**config.mk**
```make
export PLATFORM = sky130hd
export DESIGN_NAME = ALU_TOP
export DESIGN_NICKNAME = ALU_TOP
export VERILOG_FILES = /design/flow/design.v
export SDC_FILE = /design/flow/constraint.sdc
export NUM_CORES = 4
export LEC_CHECK = 0
export CAP_MARGIN = 20
export CORE_ASPECT_RATIO = 0.5
export CORE_MARGIN = 2
export CORE_UTILIZATION = 72
export PLACE_DENSITY = 0.39
export SLEW_MARGIN = 20
```
**design.v**
```verilog
module ari_unit #(parameter width =16,parameter MSB=32)  
(      input      [width-1:0] A,
       input      [width-1:0] B,
       input                  clk,
       input                  rest,
       input      [1:0]       alu_fun,
       input                  ari_EN,
       output reg [width-1:0] ari_out,  
       output reg             carry_out,
       output reg             ari_flag
       );
       reg  [width-1:0] ari_out_reg;  
 always @(posedge clk or negedge rest)  
       begin 
         if(!rest)
        ari_out <='b0;
      else
          ari_out <=ari_out_reg;
       end  
 always @(*)
      begin 
        carry_out=1'b0;
        ari_flag=1'b0;
        ari_out_reg='b0;
        if(ari_EN)
          begin
          case(alu_fun)    
          2'b00: begin
                 { carry_out,ari_out_reg}=A+B;
                  ari_flag=1'b1;
                  end 
          2'b01:begin
                {carry_out,ari_out_reg}=A-B;                  
                 ari_flag=1'b1;
                end                               
          2'b10:begin
                ari_out_reg=A*B;
                ari_flag=1'b1;
                end                                 
          2'b11:begin
                if(B=='b0)
                  ari_out_reg={width{1'b1}};  
                else
                  ari_out_reg=A/B;
                ari_flag=1'b1;
               end                   
          default: ari_out_reg='b0; 
          endcase
        end  
        else
            begin
            ari_out_reg='b0;
            end   
      end
  endmodule   
module cmp_unit #(parameter width =16)  
(      input      [width-1:0] A,
       input      [width-1:0] B,
       input                  clk,
       input                  rest,
       input      [1:0]       alu_fun,
       input                  cmp_EN,
       output reg [width-1:0] cmp_out,
       output reg             cmp_flag
       );
       reg [width-1:0]  cmp_out_reg; 
 always @(posedge clk or negedge rest)   
       begin 
         if(!rest)
        cmp_out <='b0;
      else
          cmp_out <=cmp_out_reg;
       end  
 always @(*)
      begin 
        cmp_flag=1'b0;
        cmp_out_reg=1'b0;
        if(cmp_EN)
          begin
              case(alu_fun)    
              2'b00: begin
                        cmp_out_reg='b0;
                        cmp_flag=1'b1;
                     end                                       
              2'b01:begin
                     if(A==B)
                       begin
                        cmp_out_reg='b1;
                        cmp_flag=1'b1;
                       end 
                      else
                        begin
                        cmp_out_reg='b0;
                        end
                    end
              2'b10:begin
                     if(A>B)
                       begin
                        cmp_out_reg='b10;
                        cmp_flag=1'b1;
                       end 
                      else
                        begin
                        cmp_out_reg='b0;
                        end
                    end
              2'b11:begin
                     if(A<B)
                       begin
                        cmp_out_reg='b11;
                        cmp_flag=1'b1;
                       end 
                      else
                        begin
                        cmp_out_reg='b0;
                        end
                    end
              default: cmp_out_reg='b0; 
              endcase
       end        
       else
          begin
          cmp_out_reg='b0;
          end 
      end
  endmodule   
module log_unit #(parameter width =16)  
(      input      [width-1:0] A,
       input      [width-1:0] B,
       input                  clk,
       input                  rest,
       input      [1:0]       alu_fun,
       input                  log_EN,
       output reg [width-1:0] log_out,
       output reg             log_flag
       );
       reg  [width-1:0] log_out_reg; 
 always @(posedge clk or negedge rest)   
       begin 
         if(!rest)
        log_out <=1'b0;
      else
          log_out <=log_out_reg;
       end  
 always @(*)
      begin 
        log_flag=1'b0;
        log_out_reg='b0;
        if(log_EN)
        begin  
             case(alu_fun)    
             2'b00: begin                    
                        log_out_reg=A&B;
                        log_flag=1'b1;
                    end                                     
            2'b01:begin     
                        log_out_reg=A|B;
                        log_flag=1'b1;
                   end     
            2'b10:begin                  
                        log_out_reg=~(A&B);
                        log_flag=1'b1;
                  end                    
           2'b11:begin           
                        log_out_reg=~(A|B);
                        log_flag=1'b1;
                 end                  
           default: log_out_reg='b0; 
          endcase  
        end
        else
            begin
            log_out_reg='b0;
            end
      end      
  endmodule   
module shift_unit #(parameter width =16)  
(      input      [width-1:0] A,
       input      [width-1:0] B,
       input                  clk,
       input                  rest,
       input      [1:0]       alu_fun,
       input                  shift_EN,
       output reg [(width*2)-1:0] shift_out,
       output reg             shift_flag
       );
       reg  [(width*2)-1:0]  shift_out_reg; 
 always @(posedge clk or negedge rest)   
       begin 
         if(!rest)
        shift_out <='b0;
      else
          shift_out <=shift_out_reg;
       end  
 always @(*)
      begin 
        shift_flag=1'b0;
        shift_out_reg='b0;
        if(shift_EN)
          begin
          case(alu_fun)    
              2'b00:begin              
                        shift_out_reg=A>>1;
                        shift_flag=1'b1;
                    end                                   
              2'b01:begin
                        shift_out_reg=A<<1;
                        shift_flag=1'b1;
                    end                 
              2'b10:begin
                        shift_out_reg=B>>1;
                        shift_flag=1'b1;
                    end 
              2'b11:begin   
                        shift_out_reg=B<<1;
                        shift_flag=1'b1;
                    end 
             default: shift_out_reg='b0; 
             endcase  
          end
          else
             begin
             shift_out_reg='b0;
             end
      end       
  endmodule   
module dec_unit   
(     
       input           [1:0]     alu_fun,
       output    reg             ari_EN,
       output    reg             log_EN,
       output    reg             cmp_EN,
       output    reg             shift_EN
       );
 always @(*)  
       begin 
       ari_EN=1'b0;
       log_EN=1'b0;
       cmp_EN=1'b0;
       shift_EN=1'b0;
       casex(alu_fun)
         2'b00:ari_EN=1'b1;
         2'b11:shift_EN=1'b1;
         2'b10:cmp_EN=1'b1;
         2'b01:log_EN=1'b1;
         default: begin
                   ari_EN=1'b0;
                   log_EN=1'b0;
                   cmp_EN=1'b0;
                   shift_EN=1'b0;
                  end
       endcase           
       end         
endmodule 
module ALU_TOP #(parameter wid =16,parameter MB=32)   
  (
   input  wire [wid-1:0] A,
   input  wire [wid-1:0] B,
   input  wire [3:0]     alu_fun,
   input  wire           clk,
   input  wire           rest,
   output wire  [wid-1:0]  ari_out,   
   output wire            carry_out,
   output wire            ari_flag,
   output wire  [wid-1:0] log_out,
   output wire            log_flag,
   output wire  [wid-1:0] cmp_out,
   output wire            cmp_flag,
   output wire  [wid-1:0] shift_out,
   output wire            shift_flag
   ); 
  wire  AR_EN,LO_EN,CM_EN,SH_EN; 
  wire [1:0]  ms,ls;
  assign ms=alu_fun[1:0];
  assign ls=alu_fun[3:2];
  ari_unit U_arithmatic (
  .A(A),
  .B(B),
  .clk(clk),
  .rest(rest),
  .alu_fun(ms),
  .ari_EN(AR_EN),
  .ari_out(ari_out),
  .carry_out(carry_out),
  .ari_flag(ari_flag)
  );
  cmp_unit U_compare (
  .A(A),
  .B(B),
  .clk(clk),
  .rest(rest),
  .alu_fun(ms),
  .cmp_EN(CM_EN),
  .cmp_out(cmp_out),
  .cmp_flag(cmp_flag)
  );
  log_unit U_logic (
  .A(A),
  .B(B),
  .clk(clk),
  .rest(rest),
  .alu_fun(ms),
  .log_EN(LO_EN),
  .log_out(log_out),
  .log_flag(log_flag)
  );
  shift_unit U_shift (
  .A(A),
  .B(B),
  .clk(clk),
  .rest(rest),
  .alu_fun(ms),
  .shift_EN(SH_EN),
  .shift_out(shift_out),
  .shift_flag(shift_flag)
  );
  dec_unit U_decoder (
  .alu_fun(ls),
  .cmp_EN(CM_EN),
  .ari_EN(AR_EN),
  .shift_EN(SH_EN),
  .log_EN(LO_EN)
  );
endmodule 
```
**run.sh**
```bash
#!/bin/bash
# the make line also repeats each setting of config.mk as NAME=value (left out here)
make -C /OpenROAD-flow-scripts/flow DESIGN_CONFIG=/design/flow/config.mk WORK_HOME=/design/flow/orfs CLKGATE_MAP_FILE= finish
```
**constraint.sdc**
```tcl
create_clock -name core_clock -period 15.9 [get_ports {clk}]
set_input_delay 3.1800 -clock core_clock [delete_from_list [all_inputs] [get_ports {clk}]]
set_output_delay 3.1800 -clock core_clock [all_outputs]
set_load 0.01 [all_outputs]
```
==> impl_metrics.json, run 1 <==
{
  "simple_gate_area_share_pct": 19.0,
  "synth_area_um2": 15000,
  "ys_seq_share_pct": 8.35,
  "yosysChipArea_um2": 15000,
  "ys_sh_xor_pct": 7.72,
  "stop_stage": "4_1_cts",
  "ys.flops": 50,
  "io_buffer_count": 92,
  "syn_area_per_cell_um2": 7.74,
  "synthArstFlopShare_pct": 100,
  "ys.warnings.count": 6,
  "die_w_um": 208,
  "yosys.area.top_type": "ha_1",
  "yosysCellCount": 1936,
  "die_height_um": 106,
  "yosysTopAreaCellShare_pct": 19.7,
  "core_um2": 20500,
  "topCellsByArea": "ha_1 (20%), fa_1 (11%), dfrtp_1 (8.4%)",
  "top_logic_kind": "adder cells",
  "synth_dominant_cell_count": "ha_1",
  "dp_hpwl_um": 58000,
  "netlist_instances": 1936,
  "synth_cell_type_count": 89,
  "fp_util_pct": 73.2,
  "aoi_share_pct": 22.0,
  "status": "did not finish",
  "gp_congestion": 1.08,
  "error": "[ERROR DPL-0038] Utilization greater than 100%, impossible to legalize",
  "flop_cell": "dfrtp_1",
  "die_area_um2": 22000,
  "muxShareOfSynthArea_pct": 4.96,
  "io_pins": 107,
  "adder_share_pct": 30.7,
  "common_cells": "ha_1 (236), nor2_1 (197), nand2_1 (185)",
  "edf_count": 0,
  "std_cell_rows": 37
}
metrics by stage:
| stage | worst slack [ps] | area (um^2) | instances | TNS, ps |
|---|---|---|---|---|
| after floorplan | -10030 | 15700 | 1949 | -35730 |
| after global placement | -10310 | 19700 | 2660 | -38570 |
| after detailed placement | -12540 | 19700 | 2660 | -51060 |
==> run 2: changes to the inputs <==
- ABC_AREA: default -> 1
- CORE_ASPECT_RATIO: 0.5 -> 1.4
- CORE_UTILIZATION: 72 -> 64
- CTS_CLUSTER_DIAMETER: default -> 168
- CTS_CLUSTER_SIZE: default -> 99
- PLACE_DENSITY: 0.39 -> 0.35
- TNS_END_PERCENT: default -> 10
- clock period: 15.9 -> 19.1 ns (I/O delays scaled with it)
==> run 2 against run 1 <==
Effect of this change:
- die size increased by 15%
- synthesized cell count increased by 21%
- the flow stops in 5_1_grt
- area after synthesis increased by 2.9%
==> impl_metrics.json, run 2 <==
{
  "status": "did not finish",
  "stop_stage": "5_1_grt",
  "error": "[ERROR GRT-0232] Routing congestion too high. Check the congestion heatmap in the GUI.",
  "dpl.cell_count": 3123,
  "ys_seq_share_pct": 8.12,
  "gp_congestion": 1.09,
  "core_um2": 23800,
  "dp_hpwl_um": 47700,
  "die_w_um": 135,
  "topCellsByArea": "ha_1 (19%), nand2_1 (14%), fa_1 (11%)",
  "common_cells": "nand2_1 (564), inv_1 (406), ha_1 (236)",
  "clk_path_buf_depth": 2,
  "syn_area_per_cell_um2": 6.57,
  "io_buffer_count": 92,
  "dp_slack_ps": -9260,
  "yosysTopAreaCellShare_pct": 19.2,
  "numCtsBuffers": 5,
  "root_buffer": "clkbuf_16",
  "edf_count": 0,
  "netlist_instances": 2344,
  "io_pins": 107,
  "die_height_um": 188,
  "postCtsHoldBufs": 0,
  "top_logic_kind": "adder cells",
  "synth_dominant_cell_count": "nand2_1",
  "yosysCellCount": 2344,
  "std_cell_rows": 67,
  "synth_area_um2": 15400,
  "fp_util_pct": 64.7,
  "h-tree-depth": 2,
  "muxShareOfSynthArea_pct": 0,
  "ys.warnings.count": 6,
  "overflow": 788,
  "grt_use_total_pct": 93.6,
  "flop_cell": "dfrtp_1",
  "ys.flops": 50,
  "synthArstFlopShare_pct": 100,
  "yosysChipArea_um2": 15400,
  "yosys.area.top_type": "ha_1",
  "simple_gate_area_share_pct": 29.7,
  "ys_sh_xor_pct": 4.26,
  "aoi_share_pct": 14.5,
  "adder_share_pct": 29.8,
  "synth_cell_type_count": 63,
  "clkSinkCount": 50,
  "die_area_um2": 25400
}
## run 2: through the flow
| step | total power [mW] | hold WS [ps] | instance area (um^2) |
|---|---|---|---|
| 2_1_floorplan | 0.785 | 3520 | 15700 |
| 4_1_cts | 1.31 | 3760 | 21200 |
| 3_3_place_gp | 1.09 | 4030 | 19900 |
| 3_5_place_dp | 1.15 | 4070 | 19900 |
## run 2: what timing repair did
action,CTS
pin swaps,111
setup buffers,50
gates cloned,2
endpoints found under the setup margin,6
resized,193
## run 2: routing by layer
metal	GRT usage [%]	GRT overflow
met3	81.7	27
met2	108	508
met4	102	240
met1	89.1	9
met5	47.6	4
==> run 3: changes to the inputs <==
- ABC_AREA: 1 -> default
- CORE_ASPECT_RATIO: 1.4 -> default
- CORE_UTILIZATION: 64 -> 59
- CTS_CLUSTER_DIAMETER: 168 -> default
- CTS_CLUSTER_SIZE: 99 -> 98
- PLACE_DENSITY: 0.35 -> default
- TNS_END_PERCENT: 10 -> default
- clock period: 19.1 -> 42.2 ns (I/O delays scaled with it)
==> run 3 against run 2 <==
Effect of this change:
- the run now finishes clean
- synthesized cell count down 17%
- area after synthesis shrank 2.8%
- die size rose by 5.2%
==> impl_metrics.json, run 3 <==
{
  "top_power_group": "combinational cells",
  "p_switching_uw": 284,
  "yosysCellCount": 1936,
  "edf_count": 0,
  "peakVddDrop_uv": 49.2,
  "die_area_um2": 26700,
  "powerSeq_uw": 53.0,
  "power_frac_comb_pct": 82.6,
  "cts_tree": "done",
  "finalSetupViolations": 0,
  "ys.warnings.count": 6,
  "switching_share_pct": 50.5,
  "top_logic_kind": "adder cells",
  "die_height_um": 163,
  "cp_top_family": "AND-OR/OR-AND gates",
  "finalPower_uw": 562,
  "dr.pass1.iters": 7,
  "endpoint": "U_arithmatic.ari_out[0]$_DFF_PN0_",
  "leakage_nw": 7.68,
  "cp-end-kind": "flip-flop",
  "timing.setup.tns_ps": 0,
  "cts_resized": 0,
  "syn_area_per_cell_um2": 7.74,
  "flop_cell": "dfrtp_1",
  "seqPwrFrac_pct": 9.4,
  "finalMaxSlewViolations": 0,
  "finalHoldViolCount": 0,
  "clkSinkCount": 50,
  "cpMostUsedCell": "a21oi_1",
  "dp_hpwl_um": 39800,
  "netlist_instances": 1936,
  "grt_use_total_pct": 39.2,
  "fillers": 2260,
  "cp_data_required_time_ps": 42380,
  "grt_pass1_vias": 14400,
  "path_buffers": 5,
  "cp.depth": 115,
  "muxShareOfSynthArea_pct": 4.96,
  "topCellsByArea": "ha_1 (20%), fa_1 (11%), dfrtp_1 (8.4%)",
  "ys.flops": 50,
  "core_um2": 25000,
  "cap_viol_max_count": 0,
  "period_used_pct": 92.3,
  "std_cell_rows": 58,
  "synth_dominant_cell_count": "ha_1",
  "antenna_found_initial": 0,
  "ys_sh_xor_pct": 7.72,
  "numCtsBuffers": 5,
  "postCtsHoldBufs": 0,
  "comb_power_uw": 465,
  "status": "no timing/DRC/antenna violations",
  "yosys.area.top_type": "ha_1",
  "clk-power_uw": 44.9,
  "clkPwrFrac_pct": 8.0,
  "vias": 14900,
  "yosysTopAreaCellShare_pct": 19.7,
  "io_pins": 107,
  "gp_congestion": 0.995,
  "clock.fmax_mhz": 25.7,
  "cts_setup_buffers": 0,
  "grt_pass1_wl_um": 79900,
  "clk_pin_slew_ps": 70,
  "fp_util_pct": 59.8,
  "fin_crit_ps": 38950,
  "simple_gate_area_share_pct": 19.0,
  "drc": 0,
  "syn2layout_area_growth_pct": 9.33,
  "ant_nets": 0,
  "rsz0062_at_grt": "no",
  "critPathMaxStageDelay_ps": 790,
  "synthArstFlopShare_pct": 100,
  "cp-start-kind": "primary input",
  "power_density_nw_per_um2": 34.3,
  "slowest_stage": "a21oi_1",
  "aoi_share_pct": 22.0,
  "fin_nets": 2342,
  "adder_share_pct": 30.7,
  "routed_wl_um": 52400,
  "ys_seq_share_pct": 8.35,
  "clk_path_buf_depth": 2,
  "detail_route.iter0.violations": 1422,
  "min_path_type": "in -> async",
  "worstSetupPathType": "in -> reg",
  "synth_area_um2": 15000,
  "io_buffer_count": 92,
  "wl_per_cell_um": 22.6,
  "hold-worst-slack_ps": 8160,
  "warnings": 64,
  "common_cells": "ha_1 (236), nor2_1 (197), nand2_1 (185)",
  "postPlaceCellArea_um2": 16200,
  "h-tree-depth": 2,
  "grt_max_degree": 51,
  "fin_area_um2": 16400,
  "overflow": 0,
  "internal_power_uw": 278,
  "synth_cell_type_count": 89,
  "max_slew_margin_pct": 35.3,
  "cp_max_fo": 28,
  "n_antenna_cell": 0,
  "yosysChipArea_um2": 15000,
  "root_buffer": "clkbuf_16",
  "die_w_um": 163,
  "arrival_ps": 39120,
  "worst_slew_pin_slew_ps": 971,
  "via_per_inst": 6.44,
  "crit_path_start": "B[14]"
}
==> run 3: layout make-up <==
type	instances	area, um^2	area share, %
Tap cell	330	413	2.52
Multi-Input combinational cell	1626	12700	77.6
Clock inverter	1	30.0	0.183
Sequential cell	50	1250	7.64
Clock buffer	7	133	0.810
Timing Repair Buffer	128	1180	7.20
Inverter	175	657	4.01
==> run 3: layer usage <==
metal | routed length (um) | share of wire, % | track usage, %
met2 | 23200 | 44 | 62.9
met3 | 5590 | 11 | 7.92
met5 | 0 | 0 | 0
met1 | 20300 | 39 | 49.6
met4 | 3310 | 6.3 | 21.2
==> run 3: through the flow <==
stage / utilization, % / worst slack [ps] / std cells
final: 65.4 / 3250 / 2317
after global routing: 65.4 / 942 / 2317
after CTS: 65.4 / 3690 / 2317
after detailed placement: 64.7 / 3490 / 2309
after global placement: 64.7 / 4610 / 2309
after floorplan: - / 8380 / 1949
==> run 4: changes to the inputs <==
- ABC_AREA: default -> 1
- CORE_ASPECT_RATIO: default -> 0.5
- CORE_UTILIZATION: 59 -> 62
- CTS_CLUSTER_DIAMETER: default -> 309
- CTS_CLUSTER_SIZE: 98 -> 99
- PLACE_DENSITY: default -> 0.9
- TNS_END_PERCENT: default -> 10
- clock period: 42.2 -> 19.1 ns (I/O delays scaled with it)
==> run 4 against run 3 <==
Effect of this change:
- the run now fails in 5_1_grt
- area after synthesis is 2.9% higher
- synthesized cell count is 21% higher
- die size is 1.8% lower
==> impl_metrics.json, run 4 <==
{
  "status": "did not finish",
  "stop_stage": "5_1_grt",
  "error": "[ERROR GRT-0116] Global routing finished with congestion. Check the congestion regions in the DRC Viewer.",
  "ys.warnings.count": 6,
  "netlist_instances": 2344,
  "yosys.area.top_type": "ha_1",
  "io_buffer_count": 92,
  "gp_congestion": 1.14,
  "flop_cell": "dfrtp_1",
  "muxShareOfSynthArea_pct": 0,
  "overflow": 246,
  "postCtsHoldBufs": 0,
  "ys_seq_share_pct": 8.12,
  "yosysCellCount": 2344,
  "h-tree-depth": 2,
  "edf_count": 0,
  "die_w_um": 227,
  "clk_path_buf_depth": 2,
  "die_area_um2": 26200,
  "die_height_um": 115,
  "ys_sh_xor_pct": 4.26,
  "numCtsBuffers": 5,
  "synthArstFlopShare_pct": 100,
  "ys.flops": 50,
  "dp_hpwl_um": 49000,
  "dp_slack_ps": -9590,
  "syn_area_per_cell_um2": 6.57,
  "top_logic_kind": "adder cells",
  "yosysTopAreaCellShare_pct": 19.2,
  "topCellsByArea": "ha_1 (19%), nand2_1 (14%), fa_1 (11%)",
  "yosysChipArea_um2": 15400,
  "fp_util_pct": 63.6,
  "root_buffer": "clkbuf_16",
  "synth_area_um2": 15400,
  "clkSinkCount": 50,
  "grt_use_total_pct": 86.1,
  "dpl.cell_count": 3128,
  "std_cell_rows": 40,
  "adder_share_pct": 29.8,
  "aoi_share_pct": 14.5,
  "synth_cell_type_count": 63,
  "core_um2": 24200,
  "simple_gate_area_share_pct": 29.7,
  "synth_dominant_cell_count": "nand2_1",
  "io_pins": 107,
  "common_cells": "nand2_1 (564), inv_1 (406), ha_1 (236)"
}
## run 4: routing by layer
| metal | GRT overflow | GRT usage (%) |
|---|---|---|
| met1 | 29 | 84.0 |
| met4 | 77 | 85.5 |
| met2 | 125 | 96.4 |
| met5 | 2 | 60.8 |
| met3 | 13 | 80.4 |
## run 4: what timing repair did
| item | 4_1_cts |
|---|---|
| setup buffers | 81 |
| pin swaps | 121 |
| setup endpoints to repair | 6 |
| gates resized | 212 |
## run 4: per-stage QoR
step	hold WS (ps)	instance area [um^2]	setup TNS (ps)
4_1_cts	3640	21200	-23660
3_5_place_dp	3970	19800	-31500
3_3_place_gp	3960	19800	-22500
2_1_floorplan	3520	15700	-15890
==> run 5: changes to the inputs <==
- CAP_MARGIN: 20 -> 0
- CORE_UTILIZATION: 62 -> 72
- CTS_CLUSTER_DIAMETER: 309 -> 196
- CTS_CLUSTER_SIZE: 99 -> 98
- PLACE_DENSITY: 0.9 -> default
- SETUP_SLACK_MARGIN: default -> -1.51
- TNS_END_PERCENT: 10 -> 25
- clock period: 19.1 -> 19.0 ns (I/O delays scaled with it)
==> run 5 against run 4 <==
Effect of this change:
- the run fails in 4_1_cts
- die size decreased by 14%
- area after synthesis unchanged
- synthesized cell count unchanged
==> impl_metrics.json, run 5 <==
{
  "status": "did not finish",
  "stop_stage": "4_1_cts",
  "error": "[ERROR DPL-0038] Utilization greater than 100%, impossible to legalize",
  "io_pins": 107,
  "fp_util_pct": 74.1,
  "synthArstFlopShare_pct": 100,
  "yosysCellCount": 2344,
  "io_buffer_count": 92,
  "std_cell_rows": 37,
  "netlist_instances": 2344,
  "die_w_um": 211,
  "topCellsByArea": "ha_1 (19%), nand2_1 (14%), fa_1 (11%)",
  "yosysTopAreaCellShare_pct": 19.2,
  "edf_count": 0,
  "muxShareOfSynthArea_pct": 0,
  "ys_sh_xor_pct": 4.26,
  "adder_share_pct": 29.8,
  "dp_hpwl_um": 56100,
  "flop_cell": "dfrtp_1",
  "simple_gate_area_share_pct": 29.7,
  "ys.warnings.count": 6,
  "top_logic_kind": "adder cells",
  "synth_cell_type_count": 63,
  "dpl.cell_count": 3077,
  "syn_area_per_cell_um2": 6.57,
  "synth_dominant_cell_count": "nand2_1",
  "die_height_um": 107,
  "die_area_um2": 22700,
  "postPlaceCellArea_um2": 19800,
  "ys_seq_share_pct": 8.12,
  "gp_congestion": 1.18,
  "core_um2": 20800,
  "aoi_share_pct": 14.5,
  "yosys.area.top_type": "ha_1",
  "synth_area_um2": 15400,
  "yosysChipArea_um2": 15400,
  "ys.flops": 50,
  "common_cells": "nand2_1 (564), inv_1 (406), ha_1 (236)"
}
run 5: metrics by stage:
step / setup TNS, ps / worst slack, ps
3_5_place_dp: -38960 / -11010
3_3_place_gp: -23490 / -7890
2_1_floorplan: -16290 / -6480
==> run 6: changes to the inputs <==
- CAP_MARGIN: 0 -> 20
- CORE_ASPECT_RATIO: 0.5 -> default
- CORE_MARGIN: 2 -> 8
- CORE_UTILIZATION: 72 -> 40
- CTS_CLUSTER_DIAMETER: 196 -> 382
- CTS_CLUSTER_SIZE: 98 -> default
- GPL_TIMING_DRIVEN: default -> 0
- HOLD_SLACK_MARGIN: default -> 0.16
- MAX_ROUTING_LAYER: default -> met4
- PLACE_DENSITY_LB_ADDON: default -> 0.2
- SETUP_SLACK_MARGIN: -1.51 -> -2.0
- SLEW_MARGIN: 20 -> 25
- TNS_END_PERCENT: 25 -> 80
- clock period: 19.0 -> 27.9 ns (I/O delays scaled with it)
==> run 6 against run 5 <==
Effect of this change:
- now fails the layout checks on negative setup slack
- area after synthesis unchanged
- die size increased by 99%
- synthesized cell count stayed put
==> impl_metrics.json, run 6 <==
{
  "status": "finished with violations",
  "violations": "negative setup slack",
  "grt_pass1_vias": 15200,
  "netlist_instances": 2344,
  "warnings": 63,
  "ys.warnings.count": 6,
  "critPathMaxStageDelay_ps": 470,
  "ant_nets": 0,
  "crit_path_start": "B[3]",
  "clock.fmax_mhz": 34.2,
  "aoi_share_pct": 14.5,
  "top_logic_kind": "adder cells",
  "drc": 0,
  "peakVddDrop_uv": 67.2,
  "std_cell_rows": 72,
  "finalSetupViolations": 1,
  "wl_per_cell_um": 18.7,
  "synth_area_um2": 15400,
  "dpl.cell_count": 2965,
  "finalHoldViolCount": 0,
  "power_frac_comb_pct": 82.1,
  "clkSinkCount": 50,
  "syn_area_per_cell_um2": 6.57,
  "n_antenna_cell": 0,
  "clkPwrFrac_pct": 8.3,
  "synth_cell_type_count": 63,
  "endpoint": "U_arithmatic.ari_out[0]$_DFF_PN0_",
  "worstSetupPathType": "in -> reg",
  "yosysTopAreaCellShare_pct": 19.2,
  "grt_use_total_pct": 25.0,
  "synth_dominant_cell_count": "nand2_1",
  "io_buffer_count": 90,
  "cp-start-kind": "primary input",
  "cts_tree": "done",
  "cp_max_fo": 10,
  "comb_power_uw": 683,
  "logic_area_um2": 13300,
  "yosysCellCount": 2344,
  "grt_max_degree": 51,
  "path_buffers": 29,
  "leakage_nw": 10.1,
  "internal_power_uw": 391,
  "finalMaxSlewViolations": 0,
  "detail_route.iter0.violations": 1032,
  "antenna_found_initial": 0,
  "cp_data_required_time_ps": 28090,
  "arrival_ps": 29410,
  "dp_hpwl_um": 44500,
  "highest_layer": "met4",
  "gp_congestion": 0.982,
  "die_height_um": 212,
  "cp_top_family": "simple AND/OR/NAND/NOR gates",
  "fin_nets": 2906,
  "max_slew_margin_pct": 34.8,
  "cp-end-kind": "flip-flop",
  "fin_crit_ps": 29210,
  "yosysChipArea_um2": 15400,
  "stdcell_count": 3068,
  "min_path_type": "in -> async",
  "final_util_pct": 50.1,
  "ys.flops": 50,
  "adder_share_pct": 29.8,
  "h-tree-depth": 2,
  "root_buffer": "clkbuf_16",
  "numCtsBuffers": 5,
  "dr.pass1.iters": 5,
  "routed_wl_um": 57400,
  "clk-power_uw": 69.4,
  "worst_slew_pin_slew_ps": 966,
  "top_power_group": "combinational cells",
  "postCtsHoldBufs": 0,
  "die_area_um2": 45100,
  "clk_pin_slew_ps": 70,
  "clk_path_buf_depth": 2,
  "synthArstFlopShare_pct": 100,
  "fillers": 3899,
  "slowest_stage": "or4_1",
  "seqPwrFrac_pct": 9.6,
  "wl_met1_um": 25800,
  "ys_seq_share_pct": 8.12,
  "muxShareOfSynthArea_pct": 0,
  "vias": 16200,
  "via_per_inst": 5.27,
  "cp.depth": 206,
  "topCellsByArea": "ha_1 (19%), nand2_1 (14%), fa_1 (11%)",
  "switching_share_pct": 53.0,
  "flop_cell": "dfrtp_1",
  "io_pins": 107,
  "edf_count": 0,
  "grt_pass1_wl_um": 85400,
  "syn2layout_area_growth_pct": 24.9,
  "common_cells": "nand2_1 (564), inv_1 (406), ha_1 (236)",
  "rsz0062_at_grt": "yes",
  "powerSeq_uw": 79.8,
  "timing.setup.tns_ps": -1310,
  "regArea_um2": 1250,
  "p_switching_uw": 441,
  "power_density_nw_per_um2": 43.3,
  "overflow": 0,
  "simple_gate_area_share_pct": 29.7,
  "core_um2": 38400,
  "ys_sh_xor_pct": 4.26,
  "yosys.area.top_type": "ha_1",
  "dr_wl_met3_um": 3010,
  "fin_ws_ps": -1310,
  "wl_met2_um": 26700,
  "cpMostUsedCell": "nand2_2",
  "die_w_um": 212,
  "fp_util_pct": 40.2,
  "period_used_pct": 105,
  "cap_viol_max_count": 0
}
==> run 6: per-stage QoR <==
stage	power, mW	setup slack [ps]	hold slack (ps)	area (um^2)
final	0.833	-1310	5310	19200
after global routing	0.919	-3060	5370	19200
after CTS	0.794	-2000	5330	17800
after detailed placement	0.707	-5780	5650	17000
after global placement	0.696	-5830	6120	17000
after floorplan	0.534	-66.0	5280	15500
==> run 6: area by class of cell <==
cell class              count  share of cell area [%]
multi-input cells        1789                    69.1
inverters                 429                    9.46
repair buffers            197                    8.60
flip-flops and latches     50                    6.50
well taps                 518                    3.37
plain buffers              74                    1.94
clock buffers               5                   0.650
clock inverters             2                   0.202
repair inverters            4                   0.150
==> run 6: repair_timing <==
item,CTS,global route
resized,206,276
setup buffers,38,72
gates cloned,3,4
pin swaps,23,95
endpoints found under the setup margin,2,2
==> run 6: metal layers <==
metal | track usage, % | vias up
met5 | - | -
met4 | 7.97 | 0
met3 | 1.87 | 92
met2 | 41.4 | 519
met1 | 32.3 | 7658
li1 | - | 7899
No activity file was given, so power comes from the tool's default toggle rates.
